==> inputs of job 2221 <==
Design maxfinder, start of the top module:
module maxfinder(clk, rst, start, x1, x2, x3, x4, eps, done, result);
Settings: LEC_CHECK=0, ABC_AREA=1, CAP_MARGIN=20, CORE_MARGIN=2, CORE_UTILIZATION=72, CTS_CLUSTER_DIAMETER=236, CTS_CLUSTER_SIZE=74, PLACE_DENSITY=0.35, SLEW_MARGIN=20; clock period 5.01 ns.
run.sh (not shown) runs the stock make flow with config.mk's settings and CLKGATE_MAP_FILE=.
==> job 2361 (differences from job 2221) <==
CTS_CLUSTER_DIAMETER = 221   (was 236)
CTS_CLUSTER_SIZE = not set   (was 74)
PLACE_DENSITY = not set   (was 0.35)
==> flow/constraint.sdc (replaced) <==
create_clock -name core_clock -period 3.73 [get_ports {clk}]
set_input_delay 0.7460 -clock core_clock [delete_from_list [all_inputs] [get_ports {clk}]]
set_output_delay 0.7460 -clock core_clock [all_outputs]
set_load 0.01 [all_outputs]
==> results.json <==
{
  "placed_cells": 1968,
  "dp.final_hpwl_um": 28300,
  "use_met1_pct": 66.8,
  "status": "stopped before the end",
  "dpl_cell_area_um2": 15100,
  "grtUsageMet3_pct": 45.9,
  "postCtsSetupRepairBufs": 22,
  "failing_step": "5_1_grt",
  "cts_resized": 163,
  "gr-total-overflow": 6,
  "tool.error": "[ERROR GRT-0116] Global routing finished with congestion. Check the congestion regions in the DRC Viewer.",
  "gp_congestion": 0.955,
  "dp_slack_ps": -1540,
  "met2_usage_pct": 90.4
}
That was job 2361.
==> results.json <==
{
  "gr-total-overflow": 0,
  "dp_slack_ps": -344,
  "setup_viol": 18,
  "status": "complete, but fails checks",
  "check.faults": "setup timing",
  "placed_cells": 1872,
  "use_met1_pct": 44.2,
  "gp_congestion": 0.907,
  "cts_resized": 98,
  "fin_ws_ps": -174
}
That was job 2221.

---

==> run R: inputs <==
maxfinder again, from the RTL that the note above started with.
// maxfinder
module maxfinder(clk, rst, start, x1, x2, x3, x4, eps, done, result);
clock: 5.02 ns
lec_check: 0
abc_area: 1
cap_margin: 20
core_margin: 2
core_utilization: 72
cts_cluster_diameter: 258
cts_cluster_size: 74
place_density: 0.38
slew_margin: 20
==> run Z: changes against run R <==
CORE_ASPECT_RATIO = 1.37   (was not set)
CTS_CLUSTER_DIAMETER = 221   (was 258)
CTS_CLUSTER_SIZE = 92   (was 74)
PLACE_DENSITY = not set   (was 0.38)
SETUP_SLACK_MARGIN = 0.72   (was not set)
==> flow/constraint.sdc (replaced) <==
create_clock -name core_clock -period 3.73 [get_ports {clk}]
set_input_delay 0.7460 -clock core_clock [delete_from_list [all_inputs] [get_ports {clk}]]
set_output_delay 0.7460 -clock core_clock [all_outputs]
set_load 0.01 [all_outputs]
==> run E: changes against run R <==
ABC_AREA = not set   (was 1)
CTS_CLUSTER_DIAMETER = not set   (was 258)
CTS_CLUSTER_SIZE = 45   (was 74)
PLACE_DENSITY = not set   (was 0.38)
PLACE_DENSITY_LB_ADDON = 0.0   (was not set)
SETUP_SLACK_MARGIN = 1.77   (was not set)
==> flow/constraint.sdc (replaced) <==
create_clock -name core_clock -period 6.49 [get_ports {clk}]
set_input_delay 1.2980 -clock core_clock [delete_from_list [all_inputs] [get_ports {clk}]]
set_output_delay 1.2980 -clock core_clock [all_outputs]
set_load 0.01 [all_outputs]
==> run C: changes against run R <==
ABC_AREA = not set   (was 1)
CORE_UTILIZATION = 40   (was 72)
CTS_CLUSTER_DIAMETER = not set   (was 258)
CTS_CLUSTER_SIZE = not set   (was 74)
PLACE_DENSITY = not set   (was 0.38)
==> flow/constraint.sdc (replaced) <==
create_clock -name core_clock -period 9.0 [get_ports {clk}]
set_input_delay 1.8000 -clock core_clock [delete_from_list [all_inputs] [get_ports {clk}]]
set_output_delay 1.8000 -clock core_clock [all_outputs]
set_load 0.01 [all_outputs]
==> comparison table <==
Overall via count from detail_route: run Z -; run E 10.65k; run C 8,952; run R 10.94k
Maximum resistive drop on vdd: run Z -; run E 0.2642 mV; run C 0.09367 mV; run R 0.5916 mV
Beginning of the worst register-to-register path: run Z -; run E datapath.PU4.reg3.reg1.out$_SDFF_PP0_; run C datapath.PU4.reg3.reg1.out$_SDFF_PP0_; run R datapath.PU3.reg2.reg1.out$_SDFF_PP0_
Flop share of the area: run Z -; run E 15.55%; run C 16.84%; run R 15.26%
Length of the first detailed-routing pass in iterations: run Z -; run E 6; run C 5; run R 6
Number of gates resized after cts: run Z 121; run E 96; run C 0; run R 92
Worst Hold Class: run Z -; run E register to register; run C register to register; run R register to register
Complex-gate fraction of the synthesized area: run Z 8.230%; run E 10.43%; run C 10.43%; run R 8.230%
Global placer's final weighted congestion: run Z 0.9705; run E 0.9390; run C 0.8358; run R 0.9138
Average detailed-routed wire length per instance: run Z -; run E 23.19 microns; run C 15.91 microns; run R 19.36 microns
Cells on Worst Hold Path: run Z -; run E 2; run C 2; run R 2
Non-clock buffering overhead in the final layout: run Z -; run E 5.842%; run C 2.868%; run R 8.233%
Clock network area share: run Z -; run E 4.224%; run C 3.993%; run R 3.821%
Post-route total power: run Z -; run E 0.004266 W; run C 0.002547 W; run R 0.006637 W
Slowest Stage Delay on Critical Path: run Z -; run E 430 ps; run C 460 ps; run R 390 ps
TritonCTS clock tree: run Z -; run E yes; run C yes; run R yes
Gate count of the mapped netlist: run Z 1,543; run E 1,384; run C 1,384; run R 1,543
Count of plain and timing-repair buffers: run Z -; run E 104; run C 42; run R 156
Arrival time of the worst setup path: run Z -; run E 6270 ps; run C 6780 ps; run R 5620 ps
Internal power component: run Z -; run E 0.002491 W; run C 0.001457 W; run R 0.003598 W
Crit path depth: run Z -; run E 27; run C 26; run R 21
Outcome: run Z aborted with a tool error; run E timing/DRC/antenna clean; run C timing/DRC/antenna clean; run R failed layout checks
Failing step: run Z global routing (5_1_grt); run E -; run C -; run R -
Layout check failures: run Z -; run E -; run C -; run R negative setup slack
Startpoint kind of the worst setup timing path: run Z -; run E register; run C register; run R register
MUX share of area: run Z 0.07961%; run E 0.6889%; run C 0.6889%; run R 0.07961%
Hold Startpoint: run Z -; run E datapath.my_ix1.reg1.out$_SDFFE_PP0N_; run C datapath.my_ix1.reg0.out$_SDFFE_PP0N_; run R datapath.my_ix3.reg4.out$_SDFFE_PP0N_

---

==> willow <==
maxfinder again, from the RTL that the note above started with.
Settings: LEC_CHECK=0, CAP_MARGIN=20, CELL_PAD_IN_SITES_DETAIL_PLACEMENT=0, CELL_PAD_IN_SITES_GLOBAL_PLACEMENT=3, CORE_ASPECT_RATIO=0.78, CORE_MARGIN=2, CORE_UTILIZATION=30, CTS_CLUSTER_DIAMETER=164, GPL_ROUTABILITY_DRIVEN=1, SETUP_SLACK_MARGIN=1.46, SLEW_MARGIN=20, TNS_END_PERCENT=70; clock period 5.84 ns.
==> fjord (differences from willow) <==
- CAP_MARGIN: 20 -> 10
- CELL_PAD_IN_SITES_DETAIL_PLACEMENT: 0 -> not set
- CELL_PAD_IN_SITES_GLOBAL_PLACEMENT: 3 -> not set
- CORE_ASPECT_RATIO: 0.78 -> not set
- CORE_UTILIZATION: 30 -> 40
- CTS_CLUSTER_DIAMETER: 164 -> not set
- CTS_CLUSTER_SIZE: not set -> 11
- GPL_ROUTABILITY_DRIVEN: 1 -> not set
- GPL_TIMING_DRIVEN: not set -> 0
- SETUP_SLACK_MARGIN: 1.46 -> not set
- TNS_END_PERCENT: 70 -> not set
==> flow/constraint.sdc (replaced) <==
create_clock -name core_clock -period 9.0 [get_ports {clk}]
set_input_delay 1.8000 -clock core_clock [delete_from_list [all_inputs] [get_ports {clk}]]
set_output_delay 1.8000 -clock core_clock [all_outputs]
set_load 0.01 [all_outputs]
==> zinc (differences from willow) <==
- CELL_PAD_IN_SITES_DETAIL_PLACEMENT: 0 -> not set
- CELL_PAD_IN_SITES_GLOBAL_PLACEMENT: 3 -> not set
- CORE_ASPECT_RATIO: 0.78 -> not set
- CORE_UTILIZATION: 30 -> 17
- CTS_CLUSTER_DIAMETER: 164 -> not set
- GPL_ROUTABILITY_DRIVEN: 1 -> not set
- SETUP_SLACK_MARGIN: 1.46 -> not set
- TNS_END_PERCENT: 70 -> not set
==> flow/constraint.sdc (replaced) <==
create_clock -name core_clock -period 9.49 [get_ports {clk}]
set_input_delay 1.8980 -clock core_clock [delete_from_list [all_inputs] [get_ports {clk}]]
set_output_delay 1.8980 -clock core_clock [all_outputs]
set_load 0.01 [all_outputs]
==> nickel (differences from willow) <==
- CELL_PAD_IN_SITES_DETAIL_PLACEMENT: 0 -> not set
- CELL_PAD_IN_SITES_GLOBAL_PLACEMENT: 3 -> not set
- CORE_ASPECT_RATIO: 0.78 -> not set
- CORE_UTILIZATION: 30 -> 63
- CTS_CLUSTER_DIAMETER: 164 -> 400
- CTS_CLUSTER_SIZE: not set -> 98
- GPL_ROUTABILITY_DRIVEN: 1 -> not set
- SETUP_SLACK_MARGIN: 1.46 -> not set
- TNS_END_PERCENT: 70 -> not set
==> flow/constraint.sdc (replaced) <==
create_clock -name core_clock -period 9.0 [get_ports {clk}]
set_input_delay 1.8000 -clock core_clock [delete_from_list [all_inputs] [get_ports {clk}]]
set_output_delay 1.8000 -clock core_clock [all_outputs]
set_load 0.01 [all_outputs]
==> design notes <==
Dividing the detail-routed via count by the number of cells gives 4.51. The count of cells in the finished layout, fillers not included, comes to 2018. The run gives 102 for the number of buffers other than clock buffers in the final layout.

The vertical die dimension reported for this design is 185 µm. The run finished with no timing, DRC or antenna violations. Per the final report, the share of cell area in clock cells is 3.69%.
# the run above: willow

==> design notes <==
The average via count per standard cell was 5.41; the clock network area share was 4.58%. Number of buffers other than clock buffers in the final layout: 41. The finished layout holds 1676 standard cells, fillers aside. The flow ran to the end and the layout has no timing, DRC or antenna violations.
# the run above: nickel

==> design notes <==
The flow ran to the end and the layout has no timing, DRC or antenna violations. The average via count per standard cell is 3.68, and the compound-cell area share of the yosys netlist is 10.4%. The tools report the count of placed standard cells in the final layout, fillers left out as 2372.

The vertical die dimension reported for this design is 276 µm. In the final layout, clock buffers and inverters account for 4.33% of the cell area. The sequential cell count is 116.
# the run above: zinc

==> design notes <==
The count of cells in the finished layout, fillers not included, comes to 1845. In this run, flip-flops and latches consume 23.0% of the power. The fraction of final cell area spent on clock buffers and inverters in this run is 4.50%. Per the detail_route report, vias per standard cell equal 5.01. The flow ran to the end and the layout has no timing, DRC or antenna violations.
# the run above: fjord


---

==> v33 <==
maxfinder again, from the RTL that the note above started with.
==> flow/design.v (excerpt) <==
module maxfinder(clk, rst, start, x1, x2, x3, x4, eps, done, result);
Settings: LEC_CHECK=0, ABC_AREA=0, CAP_MARGIN=35, CELL_PAD_IN_SITES_GLOBAL_PLACEMENT=1, CORE_ASPECT_RATIO=0.5, CORE_MARGIN=2, CORE_UTILIZATION=40, CTS_CLUSTER_DIAMETER=400, CTS_CLUSTER_SIZE=98, GPL_ROUTABILITY_DRIVEN=0, SETUP_SLACK_MARGIN=-0.17, SLEW_MARGIN=0, TNS_END_PERCENT=20; clock period 9.0 ns.
==> v16 (differences from v33) <==
==> flow/config.mk (replaced) <==
export PLATFORM = sky130hd
export DESIGN_NAME = maxfinder
export DESIGN_NICKNAME = maxfinder
export VERILOG_FILES = /design/flow/design.v
export SDC_FILE = /design/flow/constraint.sdc
export NUM_CORES = 4
export LEC_CHECK = 0
export ABC_AREA = 1
export CAP_MARGIN = 20
export CORE_MARGIN = 2
export CORE_UTILIZATION = 68
export CTS_CLUSTER_SIZE = 74
export SLEW_MARGIN = 20
==> flow/constraint.sdc (replaced) <==
create_clock -name core_clock -period 5.02 [get_ports {clk}]
set_input_delay 1.0040 -clock core_clock [delete_from_list [all_inputs] [get_ports {clk}]]
set_output_delay 1.0040 -clock core_clock [all_outputs]
set_load 0.01 [all_outputs]
==> results <==
v16 completed and failed the layout checks on negative setup slack. v33 went through all stages and came out clean. Clock power: v33 is lower than v16 (38%). Against v33, the fmax of v16 is larger by 25%. In v33 the utilization is lower than in v16, by 42 points. Against v33, the final cell count of v16 is larger by about 6%. Against v33, the synthesized cell count of v16 is higher by about 11%. Of v16 and v33, v33 has the higher sequential share of layout area (gap 1.7 points). Of v33 and v16, v33 has the higher register-to-register slack (gap 2.7 ns). In v16 the critical path depth is lower than in v33, by 3. Between v16 and v33, the lower worst hold slack is in v33 (gap 0.013 ns). In v33 the count of clock-buffer cells in the layout is lower than in v16, by 1. Of v33 and v16, v16 has the higher first-iteration DRC count (gap about 43%, measured against v16).
==> figures <==
item                                                                             v16                         v33
Run status                                                complete, but fails checks     complete, no violations
Reasons for failing layout checks                               negative setup slack                           -
Number of ordinary inverters in the final layout                                 379                         232
Worst setup startpoint                                    datapath.PU4.reg1.reg1.out  datapath.PU4.reg3.reg1.out
Cells after Synth                                                               1543                        1384
Synthesis-to-finish area growth                                                25.5%                       11.2%
Clock-cell share                                                               3.66%                       4.63%
Vias in the first global route                                                 10700                        9212
Violation count after the first detailed-route iteration                        1038                         592
Power drawn by the clock network                                             1.21 mW                    0.754 mW
Final critical-path share of the clock period                                   104%                       72.2%
Slowest stage delay, CP                                                      0.38 ns                     0.46 ns
Seq area share                                                                 15.0%                       16.7%
Gate power share                                                               63.9%                       48.7%
Multiplexer share of the synthesized area                                    0.0796%                      0.689%
Launch instance of the worst register-to-register path    datapath.PU4.reg1.reg1.out  datapath.PU4.reg3.reg1.out
Overall power consumption                                                    6.58 mW                     2.69 mW
Most Used Layer, Global Route                                                   met2                        met1
Die area                                                                   19600 um2                   32800 um2
Most common cell type on the critical path                     sky130_fd_sc_hd__fa_2       sky130_fd_sc_hd__fa_1
Slew of the pin with the lowest slew margin                                 0.890 ns                    0.970 ns
Met3 GRT Util                                                                  5.71%                       4.38%
Total stage count of the critical path                                            22                          25
Clock group share of total power                                               18.5%                       28.0%

---

==> v2 <==
Starting RTL as in the previous note.
Settings: LEC_CHECK=0, CAP_MARGIN=20, CORE_MARGIN=2, CORE_UTILIZATION=69, CTS_CLUSTER_SIZE=46, PLACE_DENSITY_LB_ADDON=0.0, SETUP_SLACK_MARGIN=1.83, SLEW_MARGIN=20; clock period 6.22 ns.
==> v13 (differences from v2) <==
ABC_AREA = 1   (was default)
CORE_UTILIZATION = 72   (was 69)
CTS_CLUSTER_SIZE = 74   (was 46)
PLACE_DENSITY = 0.67   (was default)
PLACE_DENSITY_LB_ADDON = default   (was 0.0)
SETUP_SLACK_MARGIN = default   (was 1.83)
==> flow/constraint.sdc (replaced) <==
create_clock -name core_clock -period 5.01 [get_ports {clk}]
set_input_delay 1.0020 -clock core_clock [delete_from_list [all_inputs] [get_ports {clk}]]
set_output_delay 1.0020 -clock core_clock [all_outputs]
set_load 0.01 [all_outputs]
==> v1 (differences from v2) <==
ABC_AREA = 1   (was default)
CORE_UTILIZATION = 72   (was 69)
CTS_CLUSTER_SIZE = 13   (was 46)
PLACE_DENSITY_LB_ADDON = 0.26   (was 0.0)
SETUP_SLACK_MARGIN = default   (was 1.83)
==> flow/constraint.sdc (replaced) <==
create_clock -name core_clock -period 4.51 [get_ports {clk}]
set_input_delay 0.9020 -clock core_clock [delete_from_list [all_inputs] [get_ports {clk}]]
set_output_delay 0.9020 -clock core_clock [all_outputs]
set_load 0.01 [all_outputs]
==> Changelog: implementation <==
## Implementation

* Synth top area share at 23.3%
* Aggregate global routing overflow at 0
* Worst path depth at 26
* Mapped Area at around 13000 sq um
* Final Setup Violations at 18
* SO Faults: setup timing
* Setup WS post-layout at -0.174 ns
* Status: failed layout checks
# the run above: v13

==> Changelog: implementation <==
## Implementation

* Antenna viol nets, final at 0
* Synth top area share at roughly a quarter
* Aggregate global routing overflow at 0
* Final Setup Violations at 0
* Crit path max fanout at 5
* Mapped Area at 12500 sq um
* Worst path depth at 21
* Data required, critical path at 6.52 ns
* Top Layer Used: met4
* Status: finished clean
# the run above: v2

==> Changelog: implementation <==
## Implementation

* Status: did not finish
* Failed at: global routing
* Stop Error: [ERROR GRT-0232] Routing congestion too high. Check the congestion heatmap in the GUI.
* Synth top area share at 23.3%
* Mapped Area at between 10000 and 15000 sq um
# the run above: v1

Power is estimated from default activity; no workload was simulated.
